`design/flow/run.sh`:
```
#!/bin/bash
# the make line also repeats each setting of config.mk as NAME=value (left out here)
make -C /OpenROAD-flow-scripts/flow DESIGN_CONFIG=/design/flow/config.mk WORK_HOME=/design/flow/orfs CLKGATE_MAP_FILE= finish
```
`design/flow/config.mk`:
```
export PLATFORM = sky130hd
export DESIGN_NAME = conv1_layer
export DESIGN_NICKNAME = conv1_layer
export VERILOG_FILES = /design/flow/design.v
export SDC_FILE = /design/flow/constraint.sdc
export NUM_CORES = 4
export LEC_CHECK = 0
export CAP_MARGIN = 20
export CELL_PAD_IN_SITES_DETAIL_PLACEMENT = 2
export CELL_PAD_IN_SITES_GLOBAL_PLACEMENT = 0
export CORE_MARGIN = 2
export CORE_UTILIZATION = 57
export MAX_ROUTING_LAYER = met5
export MIN_ROUTING_LAYER = met2
export PLACE_DENSITY_LB_ADDON = 0.21
export SETUP_SLACK_MARGIN = 1.39
export SLEW_MARGIN = 20
```
`design/flow/constraint.sdc`:
```
create_clock -name core_clock -period 7.14 [get_ports {clk}]
set_input_delay 1.4280 -clock core_clock [delete_from_list [all_inputs] [get_ports {clk}]]
set_output_delay 1.4280 -clock core_clock [all_outputs]
set_load 0.01 [all_outputs]
```
`design/flow/design.v`:
```
module conv1_buf #(
    parameter WIDTH     = 28,
    parameter HEIGHT    = 28,
    parameter DATA_BITS = 8
)(
    input                        clk,
    input                        rst_n,
    input                        valid_in,
    input  signed [DATA_BITS-1:0] data_in,
    output wire signed [DATA_BITS-1:0] data_out_0,  data_out_1,  data_out_2,  data_out_3,  data_out_4,
    output wire signed [DATA_BITS-1:0] data_out_5,  data_out_6,  data_out_7,  data_out_8,  data_out_9,
    output wire signed [DATA_BITS-1:0] data_out_10, data_out_11, data_out_12, data_out_13, data_out_14,
    output wire signed [DATA_BITS-1:0] data_out_15, data_out_16, data_out_17, data_out_18, data_out_19,
    output wire signed [DATA_BITS-1:0] data_out_20, data_out_21, data_out_22, data_out_23, data_out_24,
    output reg                   valid_out_buf
);
    reg [DATA_BITS-1:0] line1_regs [0:WIDTH-1];
    reg [DATA_BITS-1:0] line2_regs [0:WIDTH-1];
    reg [DATA_BITS-1:0] line3_regs [0:WIDTH-1];
    reg [DATA_BITS-1:0] line4_regs [0:WIDTH-1];
    reg [DATA_BITS-1:0] s0[0:4], s1[0:4], s2[0:4], s3[0:4], s4[0:4];
    reg [$clog2(WIDTH)-1:0]  col_cnt;
    reg [$clog2(HEIGHT)-1:0] row_cnt;
    integer i;
    always @(posedge clk) begin
        if (!rst_n) begin
            col_cnt <= 0;
            row_cnt <= 0;
            valid_out_buf <= 0; 
            for (i = 0; i < 5; i = i + 1) begin
                s0[i] <= 0; s1[i] <= 0; s2[i] <= 0; s3[i] <= 0; s4[i] <= 0;
            end
        end else if (valid_in) begin
            line4_regs[col_cnt] <= line3_regs[col_cnt];
            line3_regs[col_cnt] <= line2_regs[col_cnt];
            line2_regs[col_cnt] <= line1_regs[col_cnt];
            line1_regs[col_cnt] <= data_in;
            s4[0] <= line4_regs[col_cnt]; s4[1] <= s4[0]; s4[2] <= s4[1]; s4[3] <= s4[2]; s4[4] <= s4[3];
            s3[0] <= line3_regs[col_cnt]; s3[1] <= s3[0]; s3[2] <= s3[1]; s3[3] <= s3[2]; s3[4] <= s3[3];
            s2[0] <= line2_regs[col_cnt]; s2[1] <= s2[0]; s2[2] <= s2[1]; s2[3] <= s2[2]; s2[4] <= s2[3];
            s1[0] <= line1_regs[col_cnt]; s1[1] <= s1[0]; s1[2] <= s1[1]; s1[3] <= s1[2]; s1[4] <= s1[3];
            s0[0] <= data_in;             s0[1] <= s0[0]; s0[2] <= s0[1]; s0[3] <= s0[2]; s0[4] <= s0[3];
            if (col_cnt == WIDTH - 1) begin
                col_cnt <= 0;
                if (row_cnt == HEIGHT - 1) row_cnt <= 0;
                else row_cnt <= row_cnt + 1;
            end else begin
                col_cnt <= col_cnt + 1;
            end
            valid_out_buf <= (row_cnt >= 4) && (col_cnt >= 4 && col_cnt <= 27);
        end else begin
            valid_out_buf <= 1'b0;
        end
    end
    assign {data_out_0,  data_out_1,  data_out_2,  data_out_3,  data_out_4}  = {s4[4],s4[3],s4[2],s4[1],s4[0]};
    assign {data_out_5,  data_out_6,  data_out_7,  data_out_8,  data_out_9}  = {s3[4],s3[3],s3[2],s3[1],s3[0]};
    assign {data_out_10, data_out_11, data_out_12, data_out_13, data_out_14} = {s2[4],s2[3],s2[2],s2[1],s2[0]};
    assign {data_out_15, data_out_16, data_out_17, data_out_18, data_out_19} = {s1[4],s1[3],s1[2],s1[1],s1[0]};
    assign {data_out_20, data_out_21, data_out_22, data_out_23, data_out_24} = {s0[4],s0[3],s0[2],s0[1],s0[0]};
endmodule
module conv1_calc (
    input                       clk,
    input                       rst_n,
    input                       valid_out_buf,
    input    signed   [7:0]           data_out_0, data_out_1, data_out_2, data_out_3, data_out_4,
                                data_out_5, data_out_6, data_out_7, data_out_8, data_out_9,
                                data_out_10, data_out_11, data_out_12, data_out_13, data_out_14,
                                data_out_15, data_out_16, data_out_17, data_out_18, data_out_19,
                                data_out_20, data_out_21, data_out_22, data_out_23, data_out_24,
    output reg  signed [11:0]          conv_out_1, conv_out_2, conv_out_3,
    output reg                  valid_out_calc
);
    localparam P_STAGES = 7;  
       wire signed [7:0] b1 = 8'sh88;
       wire signed [7:0] b2 = 8'sh00;
       wire signed [7:0] b3 = 8'sh00;
    function signed [7:0] get_w1(input [4:0] addr);
        case(addr)
            5'd00: get_w1 = 8'sh00; 5'd01: get_w1 = 8'shcd; 5'd02: get_w1 = 8'shf9; 5'd03: get_w1 = 8'shef; 5'd04: get_w1 = 8'sh07; 
            5'd05: get_w1 = 8'sh43; 5'd06: get_w1 = 8'shef; 5'd07: get_w1 = 8'shdd; 5'd08: get_w1 = 8'shee; 5'd09: get_w1 = 8'sh13; 
            5'd10: get_w1 = 8'sh31; 5'd11: get_w1 = 8'sh38; 5'd12: get_w1 = 8'sh34; 5'd13: get_w1 = 8'sh19; 5'd14: get_w1 = 8'shfe; 
            5'd15: get_w1 = 8'sh11; 5'd16: get_w1 = 8'sh0c; 5'd17: get_w1 = 8'shfe; 5'd18: get_w1 = 8'shc8; 5'd19: get_w1 = 8'shb3; 
            5'd20: get_w1 = 8'shf0; 5'd21: get_w1 = 8'she1; 5'd22: get_w1 = 8'sh10; 5'd23: get_w1 = 8'sh3c; 5'd24: get_w1 = 8'sh7f; 
            default: get_w1 = 8'sh00;
        endcase
    endfunction
    function signed [7:0] get_w2(input [4:0] addr);
        case(addr)
            5'd00: get_w2 = 8'sh1e; 5'd01: get_w2 = 8'sh26; 5'd02: get_w2 = 8'sh24; 5'd03: get_w2 = 8'sh2e; 5'd04: get_w2 = 8'she6; 
            5'd05: get_w2 = 8'sh1b; 5'd06: get_w2 = 8'she2; 5'd07: get_w2 = 8'sh01; 5'd08: get_w2 = 8'sh21; 5'd09: get_w2 = 8'sh01; 
            5'd10: get_w2 = 8'sh2b; 5'd11: get_w2 = 8'shff; 5'd12: get_w2 = 8'sh15; 5'd13: get_w2 = 8'sh04; 5'd14: get_w2 = 8'sh0d; 
            5'd15: get_w2 = 8'sh0f; 5'd16: get_w2 = 8'she5; 5'd17: get_w2 = 8'she9; 5'd18: get_w2 = 8'shde; 5'd19: get_w2 = 8'sh2d; 
            5'd20: get_w2 = 8'shef; 5'd21: get_w2 = 8'shf2; 5'd22: get_w2 = 8'sh00; 5'd23: get_w2 = 8'sh13; 5'd24: get_w2 = 8'sh19; 
            default: get_w2 = 8'sh00;
        endcase
    endfunction
    function signed [7:0] get_w3(input [4:0] addr);
        case(addr)
            5'd00: get_w3 = 8'sh1f; 5'd01: get_w3 = 8'sh2f; 5'd02: get_w3 = 8'sh1e; 5'd03: get_w3 = 8'sh19; 5'd04: get_w3 = 8'sh17; 
            5'd05: get_w3 = 8'sh08; 5'd06: get_w3 = 8'sh03; 5'd07: get_w3 = 8'shfa; 5'd08: get_w3 = 8'sh0e; 5'd09: get_w3 = 8'sh28; 
            5'd10: get_w3 = 8'shbb; 5'd11: get_w3 = 8'sh35; 5'd12: get_w3 = 8'sh3f; 5'd13: get_w3 = 8'sh36; 5'd14: get_w3 = 8'sh05; 
            5'd15: get_w3 = 8'shc6; 5'd16: get_w3 = 8'shd5; 5'd17: get_w3 = 8'sh04; 5'd18: get_w3 = 8'shfb; 5'd19: get_w3 = 8'shea; 
            5'd20: get_w3 = 8'sh85; 5'd21: get_w3 = 8'sh80; 5'd22: get_w3 = 8'sh80; 5'd23: get_w3 = 8'sh80; 5'd24: get_w3 = 8'sh80; 
            default: get_w3 = 8'sh00;
        endcase
    endfunction
    reg [7:0] p_s0 [0:24]; 
    reg signed [15:0] product1_s1[0:24], product2_s1[0:24], product3_s1[0:24];
    reg signed [17:0] sum1_s2[0:12], sum2_s2[0:12], sum3_s2[0:12];
    reg signed [17:0] sum1_s3[0:6],  sum2_s3[0:6],  sum3_s3[0:6];
    reg signed [17:0] sum1_s4[0:3],  sum2_s4[0:3],  sum3_s4[0:3];
    reg signed [17:0] sum1_s5[0:1],  sum2_s5[0:1],  sum3_s5[0:1];
    reg signed [18:0] sum1_s6, sum2_s6, sum3_s6;
    reg [P_STAGES-1:0] valid_pipe;
    integer i;  
    always @(posedge clk) begin
        if (!rst_n) begin
            valid_pipe <= 0;
            valid_out_calc <= 0;
            conv_out_1 <= 0;
            conv_out_2 <= 0;
            conv_out_3 <= 0;
            for (i=0; i<25; i=i+1) begin p_s0[i] <= 0; product1_s1[i] <= 0; product2_s1[i] <= 0; product3_s1[i] <= 0; end
            for (i=0; i<13; i=i+1) begin sum1_s2[i] <= 0; sum2_s2[i] <= 0; sum3_s2[i] <= 0; end
            for (i=0; i<7; i=i+1)  begin sum1_s3[i] <= 0; sum2_s3[i] <= 0; sum3_s3[i] <= 0; end
            for (i=0; i<4; i=i+1)  begin sum1_s4[i] <= 0; sum2_s4[i] <= 0; sum3_s4[i] <= 0; end
            for (i=0; i<2; i=i+1)  begin sum1_s5[i] <= 0; sum2_s5[i] <= 0; sum3_s5[i] <= 0; end
            sum1_s6 <= 0; sum2_s6 <= 0; sum3_s6 <= 0;
        end else begin
            valid_pipe <= {valid_pipe[P_STAGES-2:0], valid_out_buf};
            valid_out_calc <= valid_pipe[P_STAGES-1];
            if (valid_out_buf) begin
                p_s0[0] <= data_out_0; p_s0[1] <= data_out_1; p_s0[2] <= data_out_2; p_s0[3] <= data_out_3; p_s0[4] <= data_out_4;
                p_s0[5] <= data_out_5; p_s0[6] <= data_out_6; p_s0[7] <= data_out_7; p_s0[8] <= data_out_8; p_s0[9] <= data_out_9;
                p_s0[10] <= data_out_10; p_s0[11] <= data_out_11; p_s0[12] <= data_out_12; p_s0[13] <= data_out_13; p_s0[14] <= data_out_14;
                p_s0[15] <= data_out_15; p_s0[16] <= data_out_16; p_s0[17] <= data_out_17; p_s0[18] <= data_out_18; p_s0[19] <= data_out_19;
                p_s0[20] <= data_out_20; p_s0[21] <= data_out_21; p_s0[22] <= data_out_22; p_s0[23] <= data_out_23; p_s0[24] <= data_out_24;
            end
            for (i = 0; i < 25; i = i + 1) begin
                product1_s1[i] <= $signed(p_s0[i]) * get_w1(i);
                product2_s1[i] <= $signed(p_s0[i]) * get_w2(i);
                product3_s1[i] <= $signed(p_s0[i]) * get_w3(i);
            end
            for (i = 0; i < 12; i = i + 1) begin
                sum1_s2[i] <= product1_s1[2*i] + product1_s1[2*i+1];
                sum2_s2[i] <= product2_s1[2*i] + product2_s1[2*i+1];
                sum3_s2[i] <= product3_s1[2*i] + product3_s1[2*i+1];
            end
            sum1_s2[12] <= product1_s1[24]; sum2_s2[12] <= product2_s1[24]; sum3_s2[12] <= product3_s1[24];
            for (i = 0; i < 6; i = i + 1) begin
                sum1_s3[i] <= sum1_s2[2*i] + sum1_s2[2*i+1];
                sum2_s3[i] <= sum2_s2[2*i] + sum2_s2[2*i+1];
                sum3_s3[i] <= sum3_s2[2*i] + sum3_s2[2*i+1];
            end
            sum1_s3[6] <= sum1_s2[12]; sum2_s3[6] <= sum2_s2[12]; sum3_s3[6] <= sum3_s2[12];
            sum1_s4[0] <= sum1_s3[0] + sum1_s3[1]; sum1_s4[1] <= sum1_s3[2] + sum1_s3[3]; sum1_s4[2] <= sum1_s3[4] + sum1_s3[5]; sum1_s4[3] <= sum1_s3[6];
            sum2_s4[0] <= sum2_s3[0] + sum2_s3[1]; sum2_s4[1] <= sum2_s3[2] + sum2_s3[3]; sum2_s4[2] <= sum2_s3[4] + sum2_s3[5]; sum2_s4[3] <= sum2_s3[6];
            sum3_s4[0] <= sum3_s3[0] + sum3_s3[1]; sum3_s4[1] <= sum3_s3[2] + sum3_s3[3]; sum3_s4[2] <= sum3_s3[4] + sum3_s3[5]; sum3_s4[3] <= sum3_s3[6];
            sum1_s5[0] <= sum1_s4[0] + sum1_s4[1]; sum1_s5[1] <= sum1_s4[2] + sum1_s4[3];
            sum2_s5[0] <= sum2_s4[0] + sum2_s4[1]; sum2_s5[1] <= sum2_s4[2] + sum2_s4[3];
            sum3_s5[0] <= sum3_s4[0] + sum3_s4[1]; sum3_s5[1] <= sum3_s4[2] + sum3_s4[3];
            sum1_s6 <= sum1_s5[0] + sum1_s5[1];
            sum2_s6 <= sum2_s5[0] + sum2_s5[1];
            sum3_s6 <= sum3_s5[0] + sum3_s5[1];
            if (valid_pipe[P_STAGES-1]) begin
                conv_out_1 <= ($signed(sum1_s6) >>> 7) + b1;
                conv_out_2 <= ($signed(sum2_s6) >>> 7) + b2;
                conv_out_3 <= ($signed(sum3_s6) >>> 7) + b3;
            end 
        end
    end
endmodule
 module conv1_layer (
   input clk,
   input rst_n,
   input valid_in,
   input signed [7:0] data_in,
   output signed [11:0] conv_out_1, conv_out_2, conv_out_3,
   output valid_out_conv
 );
 wire signed [7:0] data_out_0, data_out_1, data_out_2, data_out_3, data_out_4,
  data_out_5, data_out_6, data_out_7, data_out_8, data_out_9,
  data_out_10, data_out_11, data_out_12, data_out_13, data_out_14,
  data_out_15, data_out_16, data_out_17, data_out_18, data_out_19,
  data_out_20, data_out_21, data_out_22, data_out_23, data_out_24;
 wire valid_out_buf;
 conv1_buf #(.WIDTH(28), .HEIGHT(28), .DATA_BITS(8)) conv1_buf(
   .clk(clk),
   .rst_n(rst_n),
   .valid_in(valid_in),
   .data_in(data_in),
   .data_out_0(data_out_0),
   .data_out_1(data_out_1),
   .data_out_2(data_out_2),
   .data_out_3(data_out_3),
   .data_out_4(data_out_4),
   .data_out_5(data_out_5),
   .data_out_6(data_out_6),
   .data_out_7(data_out_7),
   .data_out_8(data_out_8),
   .data_out_9(data_out_9),
   .data_out_10(data_out_10),
   .data_out_11(data_out_11),
   .data_out_12(data_out_12),
   .data_out_13(data_out_13),
   .data_out_14(data_out_14),
   .data_out_15(data_out_15),
   .data_out_16(data_out_16),
   .data_out_17(data_out_17),
   .data_out_18(data_out_18),
   .data_out_19(data_out_19),
   .data_out_20(data_out_20),
   .data_out_21(data_out_21),
   .data_out_22(data_out_22),
   .data_out_23(data_out_23),
   .data_out_24(data_out_24),
   .valid_out_buf(valid_out_buf)
 );
 conv1_calc conv1_calc(
   .clk(clk),
   .rst_n(rst_n),
   .valid_out_buf(valid_out_buf),
   .data_out_0(data_out_0),
   .data_out_1(data_out_1),
   .data_out_2(data_out_2),
   .data_out_3(data_out_3),
   .data_out_4(data_out_4),
   .data_out_5(data_out_5),
   .data_out_6(data_out_6),
   .data_out_7(data_out_7),
   .data_out_8(data_out_8),
   .data_out_9(data_out_9),
   .data_out_10(data_out_10),
   .data_out_11(data_out_11),
   .data_out_12(data_out_12),
   .data_out_13(data_out_13),
   .data_out_14(data_out_14),
   .data_out_15(data_out_15),
   .data_out_16(data_out_16),
   .data_out_17(data_out_17),
   .data_out_18(data_out_18),
   .data_out_19(data_out_19),
   .data_out_20(data_out_20),
   .data_out_21(data_out_21),
   .data_out_22(data_out_22),
   .data_out_23(data_out_23),
   .data_out_24(data_out_24),
   .conv_out_1(conv_out_1),
   .conv_out_2(conv_out_2),
   .conv_out_3(conv_out_3),
   .valid_out_calc(valid_out_conv)
 );
 endmodule
```
==> impl_metrics.toml, run 1 <==
# implementation run metrics
[outcome]
error_line = "[ERROR DPL-0033] detailed placement checks failed during check placement."
status = "aborted with a tool error"
haltStage = "3_5_place_dp"

[floorplanning]
fp_util_pct = 57.1
die_w_um = 584
dieArea_um2 = 341000
fp.coreArea_um2 = 336000
die_y_um = 584
ios = 48
num_rows = 213

[synth]
ys_types = 89
ys.flops = 3536
synth_area_um2 = 192000
yosysSeqAreaShare_pct = 41.6
top_cells_by_area = "dfxtp_1 28%, ha_1 15%, edfxtp_1 14%"
async_flop_share_pct = 0
ys_area_um2 = 192000
fp_nets = 21200
ys_top_logic_family = "adder cells"
ys_sh_adder_pct = 21.6
ys_sh_mux_pct = 5.43
top_area_cell = "dfxtp_1"
netlist_top_cells_count = "2640 x dfxtp_1, 2361 x ha_1, 2263 x nor2_1, 1578 x inv_1, 896 x edfxtp_1"
ys_cells = 18200
synth-main-ff-cell = "dfxtp_1"
synthXorXnorAreaFrac_pct = 5.47
synthCells = 18200
yosysWarnings = 23
most_common_cell = "dfxtp_1"
postSynthAreaPerCell_um2 = 10.5
simple_gate_share_pct = 11.8
top_area_share_pct = 27.5
edf_count = 896
synth-compound-area-share_pct = 10.1

[placement]
gp_congestion = 0.986
numPortBuffers = 47
through the flow:
step | total power (W) | hold slack (ns) | setup WS (ns)
after floorplan | 0.0218 | 0.412 | 2.06
after global placement | 0.0222 | 0.413 | 2.21
==> run 2: changes to the inputs <==
- CELL_PAD_IN_SITES_DETAIL_PLACEMENT: 2 -> unset
- CELL_PAD_IN_SITES_GLOBAL_PLACEMENT: 0 -> unset
- CORE_UTILIZATION: 57 -> 40
- MAX_ROUTING_LAYER: met5 -> unset
- MIN_ROUTING_LAYER: met2 -> unset
- PLACE_DENSITY_LB_ADDON: 0.21 -> unset
- SETUP_SLACK_MARGIN: 1.39 -> 0.8
- clock period: 7.14 -> 4.61 ns (I/O delays scaled with it)
==> impl_metrics.toml, run 2 <==
# generated from flow reports
[synth]
ys_sh_mux_pct = 5.43
most_common_cell = "dfxtp_1"
async_flop_share_pct = 0
ys_types = 89
fp_nets = 21200
synth-main-ff-cell = "dfxtp_1"
top_cells_by_area = "dfxtp_1 28%, ha_1 15%, edfxtp_1 14%"
synthXorXnorAreaFrac_pct = 5.47
simple_gate_share_pct = 11.8
edf_count = 896
top_area_cell = "dfxtp_1"
netlist_top_cells_count = "2640 x dfxtp_1, 2361 x ha_1, 2263 x nor2_1, 1578 x inv_1, 896 x edfxtp_1"
ys_area_um2 = 192000
synth_area_um2 = 192000
yosysWarnings = 23
yosysSeqAreaShare_pct = 41.6
synth-compound-area-share_pct = 10.1
postSynthAreaPerCell_um2 = 10.5
ys_top_logic_family = "adder cells"
ys_sh_adder_pct = 21.6
synthCells = 18200
ys.flops = 3536
ys_cells = 18200
top_area_share_pct = 27.5

[drt]
drt-total-wl_mm = 485
avgViaCountPerCell = 5.05
wl_met3_mm = 16.3
maxUsedRoutingLayer = "met4"
wl_per_cell_um = 19.2
vias = 128000
dr.pass1.iters = 6
dr_wl_met2_mm = 228
drc_errors = 0
antenna_left = 0
wl_met1_mm = 226
drt_iter0_drc = 7253

[setup_path]
cp.required_ns = 5.48
timing.rr.start = "conv1_calc.p_s0[3][4]"
crit_fanout = 4
critPathKind = "flop to flop"
crit_path_end_kind = "flop"
cp.depth = 15
path_cells = "fa_2 > ha_4 > inv_2 > fa_1 > fa_1 > inv_1 > ha_1 > a21o_1 > a21oi_2 > o21ai_2 > a2111oi_4 > nor3_2 > a31oi_1 > xnor2_1 > and2_1"
worstPathArrival_ns = 4.88
crit_path_end = "conv1_calc.product1_s1[3][14]"
crit_top_cell = "fa_1"
regToRegSetupSlack_ns = 0.60
slowest_delay_ns = 0.54
worst-path-buf-inv = 2
ff2ff_path_depth = 15
critPathLaunch = "conv1_calc.p_s0[3][4]"
r2r-end = "conv1_calc.product1_s1[3][14]"
worst_setup_path_start_kind = "flop"
crit_slowest_cell = "fa_1"
crit_family = "adder cells"

[clocking]
clkSinkCount = 3536
clk_path_buf_depth = 4
clockRootBuffer = "clkbuf_16"
clock_latency_ns = 1.02
cts_tree = "built"
postCtsHoldBufs = 0
cts.clk_slew.worst_paths_ns = 0.06
cts_buffers = 389
htreeDepth = 5

[final_timing]
worst_pin_slew_ns = 1.09
tns_ns = 0
final-max-slew-violation-count = 0
layout_setup_ws_ns = 0.603
rsz0062_at_grt = "true"
final_hold_viol_count = 0
fmax_mhz = 250
skew_ns = 0.0896
layout_min_cycle_time_ns = 4.01
slew_headroom_pct = 26.8
setup_viol = 0
period_used_pct = 86.9

[power]
seq-power_w = 0.0322
pwr-share-comb_pct = 2.3
leakagePower_nw = 96.9
internal_power_w = 0.0514
p_comb_w = 0.00152
power.switching_w = 0.0145
irDropWorstVdd_v = 0.000292
switching_share_pct = 22.0
power.group.top = "the clock network"
seqPwrFrac_pct = 48.8
power_per_cell_area_nw_per_um2 = 303
clockPowerShare_pct = 48.9
powerClk_w = 0.0323

[global_route]
grt-ovfl-total = 0
globalRouteTotalUtil_pct = 19.6
grt_max_degree = 138
antenna_found_initial = 23
grt_pass1_wl_mm = 745
grt_pass1_vias = 127000

[hold_path]
hold_depth = 2
worstHoldPathType = "input port to flop"
min_from = "rst_n"
min_to = "conv1_calc.product2_s1[6][5]"

[final_layout]
num-nets-final = 21500
stdcell_area_um2 = 218000
area_growth_pct = 13.5

[floorplanning]
ios = 48
fp_util_pct = 40.1
fp.coreArea_um2 = 478000
dieArea_um2 = 485000
die_y_um = 697
num_rows = 254
die_w_um = 697

[placement]
dp_hpwl_mm = 365
gp_congestion = 0.867
place_ws_ns = 0.384
numPortBuffers = 47
dpl_cell_area_um2 = 201000

[run]
warnings = 220
maxCapViolCount = 0

[outcome]
status = "timing/DRC/antenna clean"
run 2: routing by layer:
| layer | up-vias | GRT usage (%) |
|---|---|---|
| met5 | - | 0 |
| met4 | 0 | 5.70 |
| met3 | 674 | 1.75 |
| met2 | 2075 | 32.9 |
| met1 | 61300 | 26.7 |
| li1 | 63600 | - |
run 2: timing repair:
item	4_1_cts	5_1_grt
buffers inserted	110	84
resized	224	294
setup endpoints to repair	79	114
pin swaps	118	175
run 2: cell type report:
| cell class | instances | area [µm²] |
|---|---|---|
| clock buffers | 521 | 11000 |
| multi-input cells | 12600 | 106000 |
| fillers | 44500 | 260000 |
| flip-flops and latches | 3536 | 80100 |
| clock inverters | 193 | 2390 |
| repair buffers | 423 | 3780 |
| well taps | 6400 | 8010 |
| inverters | 1580 | 6040 |
| diodes | 3 | 7.51 |
run 2: through the flow:
stage	util, %	hold slack, ns	instances	total power (W)
2_1_floorplan	-	0.412	18200	0.0338
3_3_place_gp	42.0	0.414	24400	0.0344
3_5_place_dp	42.0	0.417	24400	0.0345
4_1_cts	45.2	0.284	25200	0.0667
5_1_grt	45.6	0.325	25300	0.0680
6_report	45.6	0.371	25300	0.0660
==> run 3: changes to the inputs <==
- ABC_AREA: unset -> 0
- CAP_MARGIN: 20 -> 40
- CELL_PAD_IN_SITES_DETAIL_PLACEMENT: unset -> 2
- CELL_PAD_IN_SITES_GLOBAL_PLACEMENT: unset -> 1
- GPL_ROUTABILITY_DRIVEN: unset -> 0
- GPL_TIMING_DRIVEN: unset -> 1
- MAX_ROUTING_LAYER: unset -> met4
- MIN_ROUTING_LAYER: unset -> met2
- PLACE_DENSITY_LB_ADDON: unset -> 0.03
- SETUP_SLACK_MARGIN: 0.8 -> unset
- SLEW_MARGIN: 20 -> 40
- clock period: 4.61 -> 3.63 ns (I/O delays scaled with it)
==> impl_metrics.toml, run 3 <==
# generated from flow reports
[outcome]
status = "finished with violations"
so.violations = "negative setup slack"

[clocking]
clockRootBuffer = "clkbuf_16"
clk_path_buf_depth = 4
htreeDepth = 5
cts_tree = "built"
cts.clk_slew.worst_paths_ns = 0.07
clkSinkCount = 3536
cts_buffers = 408
clock_latency_ns = 1.07

[floorplanning]
die_w_um = 697
num_rows = 254
fp.coreArea_um2 = 478000
ios = 48
fp_util_pct = 40.1
die_y_um = 697
dieArea_um2 = 485000

[setup_path]
crit_top_cell = "inv_2"
r2r-end = "conv1_calc.product1_s1[6][14]"
regToRegSetupSlack_ns = -0.62
worstPathArrival_ns = 5.22
cp.depth = 17
slowest_delay_ns = 0.55
crit_slowest_cell = "fa_1"
crit_family = "adder cells"
timing.rr.start = "conv1_calc.p_s0[6][3]"
worst_setup_path_start_kind = "flop"
critPathKind = "flop to flop"
crit_path_end = "conv1_calc.product1_s1[6][14]"
worst-path-buf-inv = 4
path_cells = "inv_2 > fa_1 > inv_2 > ha_4 > fa_1 > inv_2 > fa_1 > inv_2 > ha_4 > a21o_1 > a21oi_2 > o21ai_2 > a2111oi_4 > nor3_2 > a31oi_1 > xnor2_1 > nor2_1"
crit_fanout = 2
cp.required_ns = 4.60
crit_path_end_kind = "flop"
ff2ff_path_depth = 17
critPathLaunch = "conv1_calc.p_s0[6][3]"

[synth]
fp_nets = 21200
synthCells = 18200
top_area_share_pct = 27.5
ys_cells = 18200
simple_gate_share_pct = 11.8
top_area_cell = "dfxtp_1"
synth-compound-area-share_pct = 10.1
synthXorXnorAreaFrac_pct = 5.47
ys.flops = 3536
synth-main-ff-cell = "dfxtp_1"
ys_sh_adder_pct = 21.6
netlist_top_cells_count = "2640 x dfxtp_1, 2361 x ha_1, 2263 x nor2_1, 1578 x inv_1, 896 x edfxtp_1"
postSynthAreaPerCell_um2 = 10.5
synth_area_um2 = 192000
yosysWarnings = 23
async_flop_share_pct = 0
most_common_cell = "dfxtp_1"
yosysSeqAreaShare_pct = 41.6
ys_top_logic_family = "adder cells"
edf_count = 896
ys_sh_mux_pct = 5.43
top_cells_by_area = "dfxtp_1 28%, ha_1 15%, edfxtp_1 14%"
ys_types = 89
ys_area_um2 = 192000

[run]
maxCapViolCount = 0
warnings = 219

[final_timing]
worst_pin_slew_ns = 0.911
layout_min_cycle_time_ns = 4.25
tns_ns = -11.60
layout_setup_ws_ns = -0.621
period_used_pct = 117
slew_headroom_pct = 38.8
setup_viol = 54
rsz0062_at_grt = "true"
skew_ns = 0.0520
final_hold_viol_count = 0
fmax_mhz = 235
final-max-slew-violation-count = 0

[power]
switching_share_pct = 23.6
seqPwrFrac_pct = 46.7
pwr-share-comb_pct = 2.6
irDropWorstVdd_v = 0.000460
power_per_cell_area_nw_per_um2 = 385
clockPowerShare_pct = 50.7
leakagePower_nw = 101
power.group.top = "the clock network"
power.switching_w = 0.0207
powerClk_w = 0.0444
seq-power_w = 0.0409
internal_power_w = 0.0669
p_comb_w = 0.00228

[hold_path]
min_to = "conv1_buf.s3[0][6]"
min_from = "valid_in"
worstHoldPathType = "input port to flop"
hold_depth = 2

[placement]
dpl_cell_area_um2 = 208000
dp_hpwl_mm = 475
dp_cells = 25200
numPortBuffers = 47
place_ws_ns = -0.550

[drt]
antenna_left = 0
drt-total-wl_mm = 656
avgViaCountPerCell = 7.28
vias = 190000
dr.pass1.iters = 10
wl_per_cell_um = 25.1
drt_iter0_drc = 22500
drc_errors = 0

[final_layout]
num-nets-final = 22300
stdcell_area_um2 = 227000
flop_area_um2 = 80100
fin_cells = 26200
fillerInstances = 48900
area_growth_pct = 18.6
logic_area_um2 = 109000

[global_route]
grt-ovfl-total = 0
grt_max_degree = 147
globalRouteTotalUtil_pct = 41.2
antenna_found_initial = 6
grt_pass1_vias = 228000
grt_pass1_wl_mm = 971
[run 3: stage by stage]
stage	hold WS (ns)	power, W	utilization (%)
4_1_cts	0.0454	0.0875	46.9
3_5_place_dp	0.421	0.0439	43.5
2_1_floorplan	0.412	0.0429	-
3_3_place_gp	0.413	0.0439	43.5
5_1_grt	0.113	0.0897	47.6
6_report	0.0848	0.0875	47.6
[run 3: layout make-up]
cell class,count,share of cell area (%)
Clock inverter,210,1.12
Clock buffer,542,5.06
Timing Repair Buffer,1179,4.43
Antenna cell,80,0.0880
Inverter,1580,2.65
Multi-Input combinational cell,12600,47.9
Sequential cell,3536,35.2
Tap cell,6400,3.52
[run 3: timing repair]
action	4_1_cts	5_1_grt
setup endpoints to repair	116	194
setup buffers	69	87
hold buffers	0	0
pin swaps	182	336
resized	364	525
endpoints found under the hold margin	0	0
[run 3: layer usage]
layer  vias up  global-route usage, %  share of wire (%)
met1     66300                      -                  0
met4         0                   4.29                4.8
met5         -                      -                  0
li1      64600                      -                  -
met3      3246                   54.9                 43
met2     56200                   47.8                 52
==> run 4: changes to the inputs <==
- ABC_AREA: 0 -> unset
- CAP_MARGIN: 40 -> 20
- CELL_PAD_IN_SITES_DETAIL_PLACEMENT: 2 -> unset
- CELL_PAD_IN_SITES_GLOBAL_PLACEMENT: 1 -> unset
- CORE_UTILIZATION: 40 -> 72
- GPL_ROUTABILITY_DRIVEN: 0 -> unset
- GPL_TIMING_DRIVEN: 1 -> unset
- MAX_ROUTING_LAYER: met4 -> unset
- MIN_ROUTING_LAYER: met2 -> unset
- PLACE_DENSITY_LB_ADDON: 0.03 -> unset
- SETUP_SLACK_MARGIN: unset -> 0.32
- SLEW_MARGIN: 40 -> 20
- clock period: 3.63 -> 2.23 ns (I/O delays scaled with it)
==> impl_metrics.toml, run 4 <==
# implementation run metrics
[outcome]
status = "aborted with a tool error"
haltStage = "5_1_grt"
error_line = "[ERROR GRT-0116] Global routing finished with congestion. Check the congestion regions in the DRC Viewer."

[synth]
ys_top_logic_family = "adder cells"
ys_sh_mux_pct = 5.43
yosysSeqAreaShare_pct = 41.6
synth-main-ff-cell = "dfxtp_1"
synthCells = 18200
ys_types = 89
ys.flops = 3536
synth_area_um2 = 192000
ys_area_um2 = 192000
edf_count = 896
ys_cells = 18200
top_cells_by_area = "dfxtp_1 28%, ha_1 15%, edfxtp_1 14%"
fp_nets = 21200
most_common_cell = "dfxtp_1"
synthXorXnorAreaFrac_pct = 5.47
ys_sh_adder_pct = 21.6
postSynthAreaPerCell_um2 = 10.5
async_flop_share_pct = 0
simple_gate_share_pct = 11.8
yosysWarnings = 23
top_area_share_pct = 27.5
netlist_top_cells_count = "2640 x dfxtp_1, 2361 x ha_1, 2263 x nor2_1, 1578 x inv_1, 896 x edfxtp_1"
top_area_cell = "dfxtp_1"
synth-compound-area-share_pct = 10.1

[clocking]
clk_path_buf_depth = 4
clockRootBuffer = "clkbuf_16"
cts_buffers = 357
clkSinkCount = 3536
htreeDepth = 5

[floorplanning]
die_y_um = 520
ios = 48
die_w_um = 520
fp.coreArea_um2 = 265000
num_rows = 189
fp_util_pct = 72.4
dieArea_um2 = 271000

[global_route]
grt-ovfl-total = 208
globalRouteTotalUtil_pct = 57.2

[placement]
dp_cells = 24100
numPortBuffers = 47
dp_hpwl_mm = 430
gp_congestion = 0.975
dpl_cell_area_um2 = 223000
run 4: timing repair:
item / 4_1_cts
resized: 483
hold endpoints to repair: 3
hold buffers: 1
setup buffers: 132
gates cloned: 0
endpoints found under the setup margin: 2962
pin swaps: 345
run 4: layer usage:
metal / overflow / GRT usage, %
met3: 15 / 32.1
met5: 0 / 18.3
met4: 76 / 49.1
met2: 105 / 79.7
met1: 12 / 61.0
run 4: through the flow:
| step | setup WS, ns | total power, W | util [%] | TNS [ns] |
|---|---|---|---|---|
| after floorplan | -1.95 | 0.0698 | - | -403.52 |
| after global placement | -1.71 | 0.0715 | 84.1 | -537.69 |
| after detailed placement | -1.77 | 0.0718 | 84.1 | -672.97 |
| after CTS | -1.80 | 0.135 | 90.1 | -828.30 |
==> run 5: changes to the inputs <==
- ABC_AREA: unset -> 1
- CAP_MARGIN: 20 -> 15
- CORE_ASPECT_RATIO: unset -> 0.58
- CORE_MARGIN: 2 -> 8
- CORE_UTILIZATION: 72 -> 27
- CTS_CLUSTER_SIZE: unset -> 16
- GPL_ROUTABILITY_DRIVEN: unset -> 0
- PLACE_DENSITY_LB_ADDON: unset -> 0.24
- SETUP_SLACK_MARGIN: 0.32 -> unset
- SLEW_MARGIN: 20 -> 10
- clock period: 2.23 -> 4.06 ns (I/O delays scaled with it)
==> impl_metrics.toml, run 5 <==
# generated from flow reports
[power]
seqPwrFrac_pct = 48.8
power_per_cell_area_nw_per_um2 = 319
power.switching_w = 0.0179
pwr-share-comb_pct = 3.6
switching_share_pct = 23.8
leakagePower_nw = 114
irDropWorstVdd_v = 0.000350
power.group.top = "registers"
seq-power_w = 0.0367
powerClk_w = 0.0358
p_comb_w = 0.00273
internal_power_w = 0.0573
clockPowerShare_pct = 47.6

[global_route]
grt_busiest_layer = "met1"
use_met2_pct = 20.3
grt_pass1_wl_mm = 1050
met1_usage_pct = 29.7
grt_pass1_vias = 160000
globalRouteTotalUtil_pct = 17.0
met3_usage_pct = 3.27
grt-ovfl-total = 0
grt_max_degree = 178
antenna_found_initial = 84

[synth]
ys_types = 51
netlist_top_cells_count = "5195 x nand2_1, 3801 x inv_1, 2846 x nor2_1, 2640 x dfxtp_1, 2511 x a21oi_1"
simple_gate_share_pct = 19.5
synth-compound-area-share_pct = 13.2
ys_sh_adder_pct = 19.9
postSynthAreaPerCell_um2 = 7.91
synthXorXnorAreaFrac_pct = 0.930
most_common_cell = "nand2_1"
synth_area_um2 = 208000
ys_top_logic_family = "adder cells"
edf_count = 896
synth-main-ff-cell = "dfxtp_1"
async_flop_share_pct = 0
yosysSeqAreaShare_pct = 38.3
ys_area_um2 = 208000
ys_cells = 26300
ys.flops = 3536
top_cells_by_area = "dfxtp_1 25%, ha_1 14%, edfxtp_1 13%"
synthCells = 26300
top_area_cell = "dfxtp_1"
ys_sh_mux_pct = 0.0144
top_area_share_pct = 25.4
fp_nets = 29300
yosysWarnings = 23

[final_timing]
rsz0062_at_grt = "true"
worst_pin_slew_ns = 1.30
setup_viol = 0
final-max-slew-violation-count = 0
slew_headroom_pct = 13.0
skew_ns = 0.106
layout_setup_ws_ns = 0.135
final_hold_viol_count = 0
period_used_pct = 96.7
layout_min_cycle_time_ns = 3.93
fmax_mhz = 255

[setup_path]
crit_path_end = "conv1_calc.product1_s1[24][13]"
crit_family = "adder cells"
crit_slowest_cell = "fa_1"
crit_top_cell = "fa_1"
crit_path_end_kind = "flop"
worstPathArrival_ns = 4.81
path_cells = "buf_6 > fa_1 > fa_1 > fa_1 > inv_1 > fa_1 > inv_1 > ha_4 > a21oi_2 > o21ai_2 > buf_4 > nand2_1 > nand3_1 > o21ai_0 > a21oi_1"
critPathLaunch = "conv1_calc.p_s0[24][5]"
worst_setup_path_start_kind = "flop"
worst-path-buf-inv = 4
crit_fanout = 9
cp.required_ns = 4.95
timing.rr.start = "conv1_calc.p_s0[24][5]"
regToRegSetupSlack_ns = 0.13
r2r-end = "conv1_calc.product1_s1[24][13]"
cp.depth = 15
ff2ff_path_depth = 15
slowest_delay_ns = 0.56
critPathKind = "flop to flop"

[final_layout]
area_growth_pct = 13.1
flop_area_um2 = 79800
fin_cells = 37100
num-nets-final = 29500
fillerInstances = 81900
logic_area_um2 = 112000

[placement]
place_ws_ns = -0.0508
numPortBuffers = 47
dp_cells = 36400
dp_hpwl_mm = 545

[run]
warnings = 226
maxCapViolCount = 0

[floorplanning]
fp_util_pct = 27.1
fp.coreArea_um2 = 768000
die_y_um = 685
num_rows = 245
dieArea_um2 = 801000
die_w_mm = 1.17
ios = 48

[drt]
dr.pass1.iters = 6
avgViaCountPerCell = 4.73
antenna_left = 0
vias = 176000
drt-total-wl_mm = 705
wl_per_cell_um = 19.0
drt_iter0_drc = 17900
drc_errors = 0

[clocking]
cts.clk_slew.worst_paths_ns = 0.07
clk_path_buf_depth = 5
clockRootBuffer = "clkbuf_16"
htreeDepth = 5
clock_latency_ns = 1.08
postCtsHoldBufs = 0
cts_buffers = 374
cts_tree = "built"
clkSinkCount = 3536

[hold_path]
worstHoldPathType = "input port to flop"
hold_depth = 3
min_from = "valid_in"
min_to = "conv1_buf.valid_out_buf"

[outcome]
status = "timing/DRC/antenna clean"
-- run 5: layer usage --
metal	vias up	share of wire, %
li1	86900	-
met3	628	8.3
met2	5801	33
met5	-	0.014
met1	82300	57
met4	16	1.5
-- run 5: metrics by stage --
step	setup TNS (ns)	hold slack, ns	utilization, %	instance area (µm²)	power, W
floorplan	0	0.390	-	208000	0.0389
global placement	-0.997	0.392	29.0	223000	0.0402
detailed placement	-0.0671	0.395	29.0	223000	0.0402
CTS	0	0.0703	30.6	235000	0.0761
global route	-0.205	0.119	30.7	235000	0.0778
finish	0	0.163	30.7	236000	0.0752
-- run 5: final cells by class --
type | count | area share (%)
multi-input combinational | 18400 | 47.5
sequential | 3536 | 33.9
inverter | 3819 | 6.11
tap | 10300 | 5.45
clock buffer | 473 | 4.35
timing repair buffer | 455 | 1.81
clock inverter | 186 | 0.909
antenna | 28 | 0.0298
-- run 5: timing repair --
item / in CTS / in global routing
pin swaps: 1 / 6
endpoints found under the setup margin: 4 / 35
buffers inserted: 0 / 9
gates resized: 3 / 53
==> run 6: changes to the inputs <==
- ABC_AREA: 1 -> unset
- CAP_MARGIN: 15 -> 5
- CORE_ASPECT_RATIO: 0.58 -> unset
- CORE_MARGIN: 8 -> 2
- CORE_UTILIZATION: 27 -> 72
- CTS_CLUSTER_DIAMETER: unset -> 385
- CTS_CLUSTER_SIZE: 16 -> 13
- GPL_ROUTABILITY_DRIVEN: 0 -> unset
- HOLD_SLACK_MARGIN: unset -> 0.06
- MIN_ROUTING_LAYER: unset -> met1
- PLACE_DENSITY_LB_ADDON: 0.24 -> 0.2
- SETUP_SLACK_MARGIN: unset -> -0.32
- SLEW_MARGIN: 10 -> 25
- clock period: 4.06 -> 3.39 ns (I/O delays scaled with it)
==> impl_metrics.toml, run 6 <==
# generated from flow reports
[synth]
postSynthAreaPerCell_um2 = 10.5
ys_area_um2 = 192000
ys_types = 89
top_area_share_pct = 27.5
synthXorXnorAreaFrac_pct = 5.47
ys_top_logic_family = "adder cells"
ys_sh_mux_pct = 5.43
most_common_cell = "dfxtp_1"
yosysSeqAreaShare_pct = 41.6
synth-compound-area-share_pct = 10.1
top_cells_by_area = "dfxtp_1 28%, ha_1 15%, edfxtp_1 14%"
synthCells = 18200
synth_area_um2 = 192000
ys_sh_adder_pct = 21.6
synth-main-ff-cell = "dfxtp_1"
async_flop_share_pct = 0
fp_nets = 21200
yosysWarnings = 23
ys.flops = 3536
edf_count = 896
simple_gate_share_pct = 11.8
top_area_cell = "dfxtp_1"
netlist_top_cells_count = "2640 x dfxtp_1, 2361 x ha_1, 2263 x nor2_1, 1578 x inv_1, 896 x edfxtp_1"
ys_cells = 18200

[hold_path]
min_from = "rst_n"
min_to = "conv1_buf.valid_out_buf"
worstHoldPathType = "input port to flop"
hold_depth = 3

[setup_path]
timing.rr.start = "conv1_calc.p_s0[12][5]"
critPathKind = "flop to flop"
worst-path-buf-inv = 5
regToRegSetupSlack_ns = -0.71
crit_top_cell = "fa_1"
worstPathArrival_ns = 4.94
critPathLaunch = "conv1_calc.p_s0[12][5]"
crit_path_end = "conv1_calc.product3_s1[12][14]"
worst_setup_path_start_kind = "flop"
crit_fanout = 6
r2r-end = "conv1_calc.product3_s1[12][14]"
crit_slowest_cell = "fa_1"
cp.required_ns = 4.23
path_cells = "buf_6 > fa_1 > inv_1 > fa_1 > inv_1 > fa_1 > inv_1 > fa_1 > inv_2 > ha_4 > a21o_1 > a31oi_4 > o21ai_1 > a21oi_2 > xor2_1 > nor2_1"
crit_family = "adder cells"
ff2ff_path_depth = 16
cp.depth = 16
crit_path_end_kind = "flop"
slowest_delay_ns = 0.53

[drt]
avgViaCountPerCell = 6.11
wl_met1_mm = 210
dr_wl_met2_mm = 237
wl_met3_mm = 42.4
vias = 140000
wl_per_cell_um = 22.7
dr.pass1.iters = 7
maxUsedRoutingLayer = "met5"
drc_errors = 0
drt_iter0_drc = 12900
antenna_left = 0
drt-total-wl_mm = 518

[global_route]
antenna_found_initial = 20
grt_pass1_wl_mm = 784
grt_pass1_vias = 139000
grt-ovfl-total = 0
grt_max_degree = 129
globalRouteTotalUtil_pct = 37.1

[run]
maxCapViolCount = 0
warnings = 227

[power]
seq-power_w = 0.0437
powerClk_w = 0.0326
pwr-share-comb_pct = 3.0
irDropWorstVdd_v = 0.000737
seqPwrFrac_pct = 55.5
clockPowerShare_pct = 41.5
power.group.top = "registers"
leakagePower_nw = 98.5
power.switching_w = 0.0178
internal_power_w = 0.0609
power_per_cell_area_nw_per_um2 = 364
switching_share_pct = 22.6
p_comb_w = 0.00236

[final_layout]
fillerInstances = 15300
num-nets-final = 22200
final_util_pct = 81.5
area_growth_pct = 12.6

[placement]
gp_congestion = 0.958
dp_hpwl_mm = 363
place_ws_ns = -0.678
numPortBuffers = 47

[final_timing]
slew_headroom_pct = 26.8
tns_ns = -39.73
final-max-slew-violation-count = 0
rsz0062_at_grt = "true"
setup_viol = 182
skew_ns = 0.0655
period_used_pct = 121
worst_pin_slew_ns = 1.10
final_hold_viol_count = 0
layout_min_cycle_time_ns = 4.10
fmax_mhz = 244
layout_setup_ws_ns = -0.710

[outcome]
so.violations = "negative setup slack"
status = "finished with violations"

[clocking]
clock_latency_ns = 0.95
htreeDepth = 5
clockRootBuffer = "clkbuf_16"
cts_buffers = 309
clk_path_buf_depth = 4
cts_tree = "built"
clkSinkCount = 3536
cts.clk_slew.worst_paths_ns = 0.08

[floorplanning]
ios = 48
fp_util_pct = 72.4
die_w_um = 520
fp.coreArea_um2 = 265000
die_y_um = 520
num_rows = 189
dieArea_um2 = 271000
run 6: cell type report:
type	instances	area (µm²)	share of cell area [%]
well taps	3533	4420	2.05
repair buffers	1195	9840	4.56
diodes	5	12.5	0.00579
clock buffers	359	7960	3.69
flip-flops and latches	3536	80000	37.0
clock inverters	25	492	0.228
inverters	1580	5990	2.77
multi-input cells	12600	107000	49.7
run 6: layer usage:
| metal | up-vias | GRT usage (%) |
|---|---|---|
| li1 | 64700 | - |
| met1 | 67000 | 49.3 |
| met2 | 6315 | 60.1 |
| met3 | 1714 | 5.48 |
| met4 | 8 | 17.3 |
| met5 | - | 0 |
run 6: timing repair:
action	4_1_cts	5_1_grt
pin swaps	149	242
gates resized	185	345
endpoints found under the setup margin	68	154
setup buffers	64	51
hold buffers	0	0
run 6: through the flow:
step | instances | hold WS (ns) | power [W] | instance area (µm²)
2_1_floorplan | 18200 | 0.412 | 0.0459 | 193000
6_report | 22900 | 0.145 | 0.0787 | 216000
5_1_grt | 22900 | 0.122 | 0.0803 | 216000
4_1_cts | 22800 | 0.0764 | 0.0787 | 214000
3_3_place_gp | 22400 | 0.413 | 0.0467 | 205000
3_5_place_dp | 22400 | 0.417 | 0.0468 | 205000
==> run 7: changes to the inputs <==
- CORE_UTILIZATION: 72 -> 56
- CTS_CLUSTER_SIZE: 13 -> unset
- SETUP_SLACK_MARGIN: -0.32 -> unset
- clock period: 3.39 -> 2.53 ns (I/O delays scaled with it)
==> impl_metrics.toml, run 7 <==
# generated from flow reports
[clocking]
clock_latency_ns = 0.96
clk_path_buf_depth = 4
cts_tree = "built"
clkSinkCount = 3536
htreeDepth = 5
cts_buffers = 368
clockRootBuffer = "clkbuf_16"
cts.clk_slew.worst_paths_ns = 0.06

[synth]
ys_types = 89
postSynthAreaPerCell_um2 = 10.5
synthXorXnorAreaFrac_pct = 5.47
top_area_cell = "dfxtp_1"
ys_sh_adder_pct = 21.6
most_common_cell = "dfxtp_1"
yosysSeqAreaShare_pct = 41.6
edf_count = 896
ys_cells = 18200
synthCells = 18200
netlist_top_cells_count = "2640 x dfxtp_1, 2361 x ha_1, 2263 x nor2_1, 1578 x inv_1, 896 x edfxtp_1"
synth_area_um2 = 192000
yosysWarnings = 23
synth-compound-area-share_pct = 10.1
ys.flops = 3536
fp_nets = 21200
async_flop_share_pct = 0
top_area_share_pct = 27.5
ys_area_um2 = 192000
simple_gate_share_pct = 11.8
synth-main-ff-cell = "dfxtp_1"
ys_sh_mux_pct = 5.43
top_cells_by_area = "dfxtp_1 28%, ha_1 15%, edfxtp_1 14%"
ys_top_logic_family = "adder cells"

[final_timing]
skew_ns = 0.0421
slew_headroom_pct = 40.2
rsz0062_at_grt = "true"
final_hold_viol_count = 0
fmax_mhz = 251
layout_setup_ws_ns = -1.46
final-max-slew-violation-count = 0
layout_min_cycle_time_ns = 3.99
tns_ns = -245.79
setup_viol = 633
period_used_pct = 158
worst_pin_slew_ns = 0.897

[global_route]
grt_max_degree = 88
grt_pass1_wl_mm = 773
grt-ovfl-total = 0
globalRouteTotalUtil_pct = 28.3
antenna_found_initial = 27
grt_pass1_vias = 137000

[setup_path]
ff2ff_path_depth = 15
cp.required_ns = 3.38
cp.depth = 15
critPathLaunch = "conv1_calc.p_s0[3][2]"
crit_fanout = 2
path_cells = "fa_2 > ha_4 > inv_2 > fa_1 > fa_1 > inv_1 > ha_1 > a21o_1 > a21oi_2 > o21ai_2 > a2111oi_2 > nor3_1 > a31oi_1 > xnor2_1 > and2_1"
regToRegSetupSlack_ns = -1.46
worst-path-buf-inv = 2
crit_slowest_cell = "fa_2"
slowest_delay_ns = 0.63
critPathKind = "flop to flop"
crit_family = "adder cells"
timing.rr.start = "conv1_calc.p_s0[3][2]"
crit_path_end = "conv1_calc.product1_s1[3][14]"
worst_setup_path_start_kind = "flop"
r2r-end = "conv1_calc.product1_s1[3][14]"
crit_top_cell = "fa_1"
worstPathArrival_ns = 4.84
crit_path_end_kind = "flop"

[drt]
drt_iter0_drc = 9457
wl_per_cell_um = 20.3
dr.pass1.iters = 5
antenna_left = 0
drt-total-wl_mm = 515
drc_errors = 0
avgViaCountPerCell = 5.49
vias = 139000

[power]
powerClk_w = 0.0547
switching_share_pct = 22.1
power_per_cell_area_nw_per_um2 = 483
seqPwrFrac_pct = 50.0
clockPowerShare_pct = 46.8
pwr-share-comb_pct = 3.1
seq-power_w = 0.0584
power.group.top = "registers"
power_w = 0.117
irDropWorstVdd_v = 0.000738
internal_power_w = 0.0910
leakagePower_nw = 107
power.switching_w = 0.0258
p_comb_w = 0.00367

[hold_path]
min_to = "conv1_buf.line1_regs[14][5]"
min_from = "data_in[5]"
worstHoldPathType = "input port to flop"
hold_depth = 2

[floorplanning]
die_w_um = 589
ios = 48
num_rows = 214
die_y_um = 589
fp.coreArea_um2 = 340000
fp_util_pct = 56.4
dieArea_um2 = 347000

[outcome]
status = "finished with violations"
so.violations = "negative setup slack"

[final_layout]
area_growth_pct = 26.0
fillerInstances = 24100
final_util_pct = 71.1
num-nets-final = 23500

[run]
warnings = 208
maxCapViolCount = 0

[placement]
gp_congestion = 0.922
numPortBuffers = 47
dp_hpwl_mm = 379
[run 7: what timing repair did]
action                                 4_1_cts  5_1_grt
pin swaps                                  198      869
buffers inserted                            85      208
hold buffers                                 2        0
endpoints found under the hold margin        6        0
gates cloned                                 0       14
setup endpoints to repair                  764     1305
gates resized                              232     1632
[run 7: through the flow]
step           worst slack, ns  cells  hold slack [ns]  area, µm²
2_1_floorplan            -1.66  18200            0.412     197000
3_3_place_gp             -1.45  24500            0.413     219000
3_5_place_dp             -1.46  24500            0.417     219000
4_1_cts                  -1.43  25200            0.343     233000
5_1_grt                  -1.64  25400            0.398     242000
6_report                 -1.46  25400            0.410     242000
[run 7: cell type report]
cell class	instances	area [µm²]	area share (%)
clock inverters	180	1910	0.790
repair buffers	2423	21200	8.76
clock buffers	492	10300	4.25
multi-input cells	12600	116000	48.0
well taps	4536	5680	2.35
diodes	7	17.5	0.00724
inverters	1580	6170	2.55
flip-flops and latches	3536	80400	33.2
[run 7: metal layers]
layer | vias up | GRT usage (%) | wire length [µm]
met5 | - | 0 | 10
met4 | 2 | 7.72 | 15300
met3 | 783 | 3.05 | 26300
met2 | 3407 | 46.6 | 242000
met1 | 67500 | 39.5 | 231000
li1 | 67500 | - | -
==> run 8: changes to the inputs <==
- ABC_AREA: unset -> 1
- CAP_MARGIN: 5 -> 20
- CORE_UTILIZATION: 56 -> 70
- CTS_CLUSTER_DIAMETER: 385 -> unset
- CTS_CLUSTER_SIZE: unset -> 74
- HOLD_SLACK_MARGIN: 0.06 -> unset
- MIN_ROUTING_LAYER: met1 -> unset
- PLACE_DENSITY_LB_ADDON: 0.2 -> unset
- SLEW_MARGIN: 25 -> 20
- clock period: 2.53 -> 3.19 ns (I/O delays scaled with it)
==> impl_metrics.toml, run 8 <==
# generated from flow reports
[final_timing]
period_used_pct = 121
setup_viol = 118
final_hold_viol_count = 0
fmax_mhz = 259
final-max-slew-violation-count = 0
worst_pin_slew_ns = 1.13
rsz0062_at_grt = "true"
slew_headroom_pct = 24.7
skew_ns = 0.114
layout_setup_ws_ns = -0.675
layout_min_cycle_time_ns = 3.86

[clocking]
htreeDepth = 5
clkSinkCount = 3536
cts.clk_slew.worst_paths_ns = 0.07
clock_latency_ns = 1.00
cts_buffers = 360
clockRootBuffer = "clkbuf_16"
postCtsHoldBufs = 0
cts_tree = "built"
clk_path_buf_depth = 4

[power]
irDropWorstVdd_v = 0.000558
power.group.top = "registers"
pwr-share-comb_pct = 3.6
p_comb_w = 0.00339
internal_power_w = 0.0732
leakagePower_nw = 118
seqPwrFrac_pct = 48.9
power_per_cell_area_nw_per_um2 = 399
powerClk_w = 0.0454
power.switching_w = 0.0222
seq-power_w = 0.0466
switching_share_pct = 23.3
clockPowerShare_pct = 47.6

[setup_path]
crit_path_end = "conv1_calc.product2_s1[19][13]"
r2r-end = "conv1_calc.product2_s1[19][13]"
slowest_delay_ns = 0.60
crit_fanout = 5
crit_top_cell = "ha_4"
path_cells = "inv_4 > ha_4 > inv_4 > ha_4 > inv_1 > fa_1 > fa_1 > inv_1 > ha_4 > a21oi_1 > nand3_4 > nand3_4 > nand3_2 > nand2_1 > nor2_1"
crit_path_end_kind = "flop"
worst_setup_path_start_kind = "flop"
cp.depth = 15
crit_slowest_cell = "a21oi_1"
cp.required_ns = 4.03
critPathKind = "flop to flop"
crit_family = "adder cells"
timing.rr.start = "conv1_calc.p_s0[19][6]"
ff2ff_path_depth = 15
critPathLaunch = "conv1_calc.p_s0[19][6]"
regToRegSetupSlack_ns = -0.67
worst-path-buf-inv = 4
worstPathArrival_ns = 4.70

[drt]
avgViaCountPerCell = 6.02
vias = 189000
dr.pass1.iters = 13
antenna_left = 0
wl_per_cell_um = 20.9
drc_errors = 0
drt-total-wl_mm = 657
drt_iter0_drc = 23200

[synth]
simple_gate_share_pct = 19.5
ys.flops = 3536
top_area_cell = "dfxtp_1"
synthCells = 26300
ys_area_um2 = 208000
async_flop_share_pct = 0
ys_cells = 26300
synth-compound-area-share_pct = 13.2
ys_top_logic_family = "adder cells"
postSynthAreaPerCell_um2 = 7.91
netlist_top_cells_count = "5195 x nand2_1, 3801 x inv_1, 2846 x nor2_1, 2640 x dfxtp_1, 2511 x a21oi_1"
yosysWarnings = 23
ys_types = 51
synth-main-ff-cell = "dfxtp_1"
fp_nets = 29300
synth_area_um2 = 208000
ys_sh_mux_pct = 0.0144
yosysSeqAreaShare_pct = 38.3
top_cells_by_area = "dfxtp_1 25%, ha_1 14%, edfxtp_1 13%"
synthXorXnorAreaFrac_pct = 0.930
most_common_cell = "nand2_1"
edf_count = 896
ys_sh_adder_pct = 19.9
top_area_share_pct = 25.4

[placement]
gp_congestion = 1.00
numPortBuffers = 47
dp_hpwl_mm = 461
dpl_cell_area_um2 = 220000

[outcome]
so.violations = "negative setup slack"
status = "finished with violations"

[global_route]
grt-ovfl-total = 0
grt_pass1_vias = 179000
antenna_found_initial = 40
globalRouteTotalUtil_pct = 41.0
grt_pass1_wl_mm = 976
grt_max_degree = 207

[floorplanning]
die_w_um = 549
fp_util_pct = 70.2
fp.coreArea_um2 = 297000
dieArea_um2 = 302000
num_rows = 200
die_y_um = 549
ios = 48

[final_layout]
stdcell_area_um2 = 239000
fillerInstances = 19000
logic_area_um2 = 118000
final_util_pct = 80.6
num-nets-final = 30100
flop_area_um2 = 80100
area_growth_pct = 14.8

[run]
maxCapViolCount = 0
warnings = 246

[hold_path]
min_to = "conv1_calc.sum2_s3[1][14]"
hold_depth = 3
min_from = "rst_n"
worstHoldPathType = "input port to flop"
[run 8: repair_timing]
| action | 4_1_cts | 5_1_grt |
|---|---|---|
| gates cloned | 0 | 0 |
| pin swaps | 265 | 445 |
| buffers inserted | 53 | 85 |
| setup endpoints to repair | 152 | 242 |
| gates resized | 512 | 814 |
[run 8: routing by layer]
metal / routed length, µm / up-vias / part of all wire (%) / track usage (%)
li1: - / 88000 / - / -
met1: 249000 / 86900 / 38 / 52.7
met2: 288000 / 11300 / 44 / 64.2
met3: 74700 / 2701 / 11 / 8.73
met4: 45100 / 18 / 6.9 / 23.2
met5: 106 / - / 0.016 / 0
[run 8: layout make-up]
type                    instances  area share (%)
multi-input cells           18400            49.3
diodes                         23          0.0241
inverters                    3819            6.07
flip-flops and latches       3536            33.5
well taps                    3939            2.06
repair buffers               1013            3.72
clock inverters               212            1.13
clock buffers                 458            4.22
[run 8: per-stage QoR]
stage	hold WS (ns)	setup TNS (ns)	total power [W]	instances	setup slack [ns]
after floorplan	0.390	-6.76	0.0495	26300	-0.359
after global placement	0.393	-14.80	0.0506	30600	-0.468
after detailed placement	0.395	-21.86	0.0507	30600	-0.482
after CTS	0.157	-12.61	0.0951	31300	-0.437
after global routing	0.193	-36.52	0.0973	31400	-0.687
final	0.210	-23.06	0.0954	31400	-0.675
==> run 9: changes to the inputs <==
- CORE_ASPECT_RATIO: unset -> 0.9
- CORE_UTILIZATION: 70 -> 72
- CTS_CLUSTER_DIAMETER: unset -> 181
- CTS_CLUSTER_SIZE: 74 -> unset
- GPL_ROUTABILITY_DRIVEN: unset -> 0
- PLACE_DENSITY_LB_ADDON: unset -> 0.02
- clock period: 3.19 -> 1.89 ns (I/O delays scaled with it)
==> impl_metrics.toml, run 9 <==
# implementation run metrics
[outcome]
status = "aborted with a tool error"
haltStage = "5_1_grt"

[synth]
ys_top_logic_family = "adder cells"
synth-main-ff-cell = "dfxtp_1"
ys.flops = 3536
ys_sh_adder_pct = 19.9
ys_cells = 26300
edf_count = 896
simple_gate_share_pct = 19.5
top_cells_by_area = "dfxtp_1 25%, ha_1 14%, edfxtp_1 13%"
async_flop_share_pct = 0
netlist_top_cells_count = "5195 x nand2_1, 3801 x inv_1, 2846 x nor2_1, 2640 x dfxtp_1, 2511 x a21oi_1"
synthCells = 26300
ys_types = 51
yosysWarnings = 23
synthXorXnorAreaFrac_pct = 0.930
fp_nets = 29300
yosysSeqAreaShare_pct = 38.3
ys_sh_mux_pct = 0.0144
postSynthAreaPerCell_um2 = 7.91
top_area_share_pct = 25.4
top_area_cell = "dfxtp_1"
synth_area_um2 = 208000
ys_area_um2 = 208000
synth-compound-area-share_pct = 13.2
most_common_cell = "nand2_1"

[floorplanning]
dieArea_um2 = 294000
ios = 48
num_rows = 187
die_w_um = 571
fp.coreArea_um2 = 288000
fp_util_pct = 72.3
die_y_um = 514

[clocking]
clk_path_buf_depth = 4
clockRootBuffer = "clkbuf_16"
cts_buffers = 352
clkSinkCount = 3536
htreeDepth = 5

[placement]
dp_cells = 32300
dp_hpwl_mm = 482
numPortBuffers = 47
==> run 9: metrics by stage <==
stage                     hold slack (ns)  utilization (%)  cell area [µm²]  worst slack (ns)  total power (W)
after CTS                           0.194             89.0           256000             -1.76            0.159
after detailed placement            0.396             82.7           238000             -1.79           0.0866
after global placement              0.392             82.7           238000             -1.71           0.0864
after floorplan                     0.390                -           214000             -1.66           0.0835
==> run 9: repair_timing <==
| item | CTS |
|---|---|
| hold endpoints to repair | 34 |
| resized | 1150 |
| setup endpoints to repair | 1592 |
| pin swaps | 674 |
| buffers inserted | 168 |
| cloned | 0 |
| hold buffers | 3 |
==> run 10: changes to the inputs <==
- ABC_AREA: 1 -> unset
- CAP_MARGIN: 20 -> 25
- CELL_PAD_IN_SITES_GLOBAL_PLACEMENT: unset -> 1
- CORE_ASPECT_RATIO: 0.9 -> unset
- CORE_UTILIZATION: 72 -> 62
- CTS_CLUSTER_DIAMETER: 181 -> 272
- CTS_CLUSTER_SIZE: unset -> 19
- GPL_ROUTABILITY_DRIVEN: 0 -> unset
- MAX_ROUTING_LAYER: unset -> met5
- PLACE_DENSITY: unset -> 0.42
- PLACE_DENSITY_LB_ADDON: 0.02 -> unset
- SETUP_SLACK_MARGIN: unset -> 1.37
- clock period: 1.89 -> 5.04 ns (I/O delays scaled with it)
==> impl_metrics.toml, run 10 <==
# generated from flow reports
[synth]
synth-main-ff-cell = "dfxtp_1"
ys_top_logic_family = "adder cells"
netlist_top_cells_count = "2640 x dfxtp_1, 2361 x ha_1, 2263 x nor2_1, 1578 x inv_1, 896 x edfxtp_1"
top_area_share_pct = 27.5
fp_nets = 21200
synthCells = 18200
postSynthAreaPerCell_um2 = 10.5
synth_area_um2 = 192000
simple_gate_share_pct = 11.8
ys.flops = 3536
most_common_cell = "dfxtp_1"
ys_types = 89
ys_cells = 18200
async_flop_share_pct = 0
ys_sh_adder_pct = 21.6
yosysSeqAreaShare_pct = 41.6
synth-compound-area-share_pct = 10.1
edf_count = 896
ys_sh_mux_pct = 5.43
top_area_cell = "dfxtp_1"
synthXorXnorAreaFrac_pct = 5.47
ys_area_um2 = 192000
top_cells_by_area = "dfxtp_1 28%, ha_1 15%, edfxtp_1 14%"
yosysWarnings = 23

[drt]
vias = 130000
avgViaCountPerCell = 5.72
antenna_left = 0
drc_errors = 0
drt_iter0_drc = 9393
wl_per_cell_um = 21.8
drt-total-wl_mm = 493
dr.pass1.iters = 6

[setup_path]
worst-path-buf-inv = 6
crit_slowest_cell = "fa_1"
regToRegSetupSlack_ns = 1.02
slowest_delay_ns = 0.53
critPathLaunch = "conv1_calc.p_s0[24][6]"
cp.required_ns = 5.81
crit_fanout = 4
path_cells = "clkinvlp_4 > buf_6 > ha_4 > inv_2 > fa_1 > inv_2 > fa_1 > inv_2 > fa_1 > inv_2 > ha_4 > a21o_1 > a21o_1 > a21o_1 > a21o_1 > a31oi_2 > xnor2_1 > nor2_1"
cp.depth = 18
crit_path_end_kind = "flop"
crit_path_end = "conv1_calc.product1_s1[24][15]"
worstPathArrival_ns = 4.79
r2r-end = "conv1_calc.product1_s1[24][15]"
ff2ff_path_depth = 18
timing.rr.start = "conv1_calc.p_s0[24][6]"
critPathKind = "flop to flop"
worst_setup_path_start_kind = "flop"
crit_family = "adder cells"

[run]
maxCapViolCount = 0
warnings = 222

[global_route]
grt-ovfl-total = 0
grt_pass1_vias = 127000
grt_max_degree = 192
antenna_found_initial = 41
globalRouteTotalUtil_pct = 30.9
grt_pass1_wl_mm = 751

[floorplanning]
num_rows = 204
ios = 48
die_w_um = 560
fp.coreArea_um2 = 308000
die_y_um = 560
dieArea_um2 = 314000
fp_util_pct = 62.2

[final_timing]
layout_min_cycle_time_ns = 4.02
fmax_mhz = 249
layout_setup_ws_ns = 1.02
rsz0062_at_grt = "true"
worst_pin_slew_ns = 1.26
final_hold_viol_count = 0
slew_headroom_pct = 15.7
setup_viol = 0
final-max-slew-violation-count = 0
tns_ns = 0
period_used_pct = 79.8
skew_ns = 0.111

[power]
leakagePower_nw = 93.5
powerClk_w = 0.0172
power.switching_w = 0.0107
seqPwrFrac_pct = 61.2
pwr-share-comb_pct = 3.0
power_per_cell_area_nw_per_um2 = 229
clockPowerShare_pct = 35.8
irDropWorstVdd_v = 0.000401
switching_share_pct = 22.2
p_comb_w = 0.00142
power.group.top = "registers"
internal_power_w = 0.0373
seq-power_w = 0.0294

[final_layout]
stdcell_area_um2 = 209000
final_util_pct = 67.9
num-nets-final = 21400
area_growth_pct = 9.09
fin_cells = 22600
fillerInstances = 24100

[placement]
dp_hpwl_mm = 364
dp_cells = 22100
numPortBuffers = 47
dpl_cell_area_um2 = 198000
gp_congestion = 0.906
place_ws_ns = 0.646

[clocking]
cts.clk_slew.worst_paths_ns = 0.08
htreeDepth = 4
clock_latency_ns = 0.99
clockRootBuffer = "clkbuf_16"
postCtsHoldBufs = 0
clk_path_buf_depth = 4
cts_buffers = 208
clkSinkCount = 3536
cts_tree = "built"

[hold_path]
worstHoldPathType = "flop to flop"
hold_depth = 1
min_to = "conv1_calc.sum2_s4[3][12]"
min_from = "conv1_calc.sum2_s3[6][12]"

[outcome]
status = "timing/DRC/antenna clean"
run 10: repair_timing:
action	CTS	global route
pin swaps	158	247
resized	304	385
setup endpoints to repair	122	256
setup buffers	175	114
run 10: layout make-up:
cell class / count / area, µm² / area share, %
Tap cell: 4120 / 5150 / 2.46
Clock inverter: 9 / 189 / 0.0903
Antenna cell: 5 / 12.5 / 0.00598
Clock buffer: 275 / 5500 / 2.63
Multi-Input combinational cell: 12600 / 108000 / 51.4
Sequential cell: 3536 / 80200 / 38.3
Inverter: 1580 / 6070 / 2.90
Timing Repair Buffer: 498 / 4560 / 2.18
run 10: metrics by stage:
step,power (W),hold WS [ns]
floorplan,0.0309,0.412
global placement,0.0314,0.414
detailed placement,0.0315,0.417
CTS,0.0483,0.378
global route,0.0493,0.410
finish,0.0480,0.395
run 10: routing by layer:
metal  track usage, %  routed length (µm)  vias to the layer above
met5                0                  45                        -
met3             2.85               26100                      781
met1             44.2              225000                    62300
met2             49.7              225000                     3337
met4             9.54               17300                        8
li1                 -                   -                    63100
Power and IR drop assume default switching activity.
